Design SOBEL, start of the top module:
module  SOBEL(clk,reset,busy,ready,iaddr,idata,cdata_rd,cdata_wr,caddr_rd,caddr_wr,cwr,crd,csel	);
For scale: roughly 1800 cells after synthesis, about 160 flip-flops.
export LEC_CHECK = 0
export ABC_AREA = 1
export CAP_MARGIN = 0
export CORE_ASPECT_RATIO = 1.02
export CORE_MARGIN = 2
export CORE_UTILIZATION = 72
export CTS_CLUSTER_DIAMETER = 222
export CTS_CLUSTER_SIZE = 46
export GPL_ROUTABILITY_DRIVEN = 1
export PLACE_DENSITY = 0.65
export SETUP_SLACK_MARGIN = 1.35
export SLEW_MARGIN = 20
create_clock -name core_clock -period 5.17 [get_ports {clk}]
run.sh (not shown) runs the stock make flow with config.mk's settings and CLKGATE_MAP_FILE=.
The baseline died in global routing, error GRT-0116.
Next try:
CAP_MARGIN = 20   (was 0)
CORE_ASPECT_RATIO = unset   (was 1.02)
CTS_CLUSTER_DIAMETER = unset   (was 222)
CTS_CLUSTER_SIZE = 95   (was 46)
GPL_ROUTABILITY_DRIVEN = unset   (was 1)
PLACE_DENSITY = 0.42   (was 0.65)
SETUP_SLACK_MARGIN = unset   (was 1.35)
clock period = 8.57 ns   (was 5.17 ns; I/O delays follow)
What happened:
- This time the run finished but failed the layout checks on negative setup slack
- synthesized area does not change
- synthesized cell count is unchanged
- die size hardly moves
Next try:
ABC_AREA = unset   (was 1)
CORE_UTILIZATION = 22   (was 72)
CTS_CLUSTER_SIZE = unset   (was 95)
PLACE_DENSITY = unset   (was 0.42)
clock period = 9.3 ns   (was 8.57 ns; I/O delays follow)
Result:
- This time the run produced a clean layout
- worst setup slack is better by 0.84 ns
- synthesized cell count goes down by 19%
- cell area falls by 3.6%
- clock-buffer cell count rose by 2
- die size grows to 3.0 times its value
- sequential share of layout area rises by 0.87 points
Next try:
CORE_UTILIZATION = 66   (was 22)
clock period = 7.95 ns   (was 9.3 ns; I/O delays follow)
The changed run finished but failed the layout checks on negative setup slack; setup slack got worse by 1.1 ns; first-iteration DRC count went up by about 65%; area after synthesis does not change; core utilization goes up by 58 points; register-to-register slack gets worse by 1.1 ns; final cell count falls by 18%; routed wire length went up by 1.0%; die area shrinks by about 66%; sequential share of layout area shrinks by 0.54 points.

* * *

SOBEL again, from the RTL that the note above started with.
Settings: LEC_CHECK=0, ABC_AREA=1, CAP_MARGIN=0, CORE_ASPECT_RATIO=1.02, CORE_MARGIN=2, CORE_UTILIZATION=70, CTS_CLUSTER_DIAMETER=222, CTS_CLUSTER_SIZE=46, GPL_ROUTABILITY_DRIVEN=1, PLACE_DENSITY=0.65, SETUP_SLACK_MARGIN=1.38, SLEW_MARGIN=20; clock period 5.17 ns.
The starting point aborted during global routing with GRT-0232.
Edit:
Settings changed: CAP_MARGIN 0 to 20, CORE_ASPECT_RATIO 1.02 to unset, CORE_UTILIZATION 70 to 60, CTS_CLUSTER_DIAMETER 222 to unset, CTS_CLUSTER_SIZE 46 to unset, GPL_ROUTABILITY_DRIVEN 1 to unset, PLACE_DENSITY 0.65 to unset, SETUP_SLACK_MARGIN 1.38 to unset.
Clock period 5.17 ns to 8.57 ns, I/O delays scaled along.
After rerunning: With this change the flow ran to the end with no violations. Area after synthesis does not change. Die size climbs by about a fifth. Synthesized cell count stays the same.

* * *

SOBEL again, from the RTL that the note above started with.
Settings: LEC_CHECK=0, CAP_MARGIN=20, CORE_MARGIN=2, CORE_UTILIZATION=61, SETUP_SLACK_MARGIN=1.89, SLEW_MARGIN=20; clock period 6.92 ns.
The baseline ran to the end with violations: setup timing.
Next try:
- SETUP_SLACK_MARGIN: 1.89 -> 1.79
What happened:
- The changed run produced a layout that fails on setup timing
- final area is about the same
- global-route usage hardly moves
- routed wire length is about the same
- non-clock buffer count climbs by 1
Next try:
- CORE_UTILIZATION: 61 -> 40
- SETUP_SLACK_MARGIN: 1.79 -> default
- clock period: 6.92 -> 9.3 ns (I/O delays scaled with it)
With this change the flow finished with timing, DRC and antenna clean.
Worst hold slack gets better by 0.0033 ns.
Wire length shrinks by roughly a tenth.
Global-route usage came out lower by 13 points.
Next try:
- ABC_AREA: default -> 1
- CORE_UTILIZATION: 40 -> 68
- clock period: 9.3 -> 7.38 ns (I/O delays scaled with it)
Effect: This time the run produced a layout that fails on setup timing. Area after synthesis went up by a few percent. Die size went down by well over a third. Worst setup slack is worse by 2.4 ns. Design area went up by roughly a tenth. First-iteration DRC count went up by well over a third. Final cell count went up by about a fifth. Fmax went down by a few percent. Flip-flop count does not change. Via count went up by a quarter to a third.
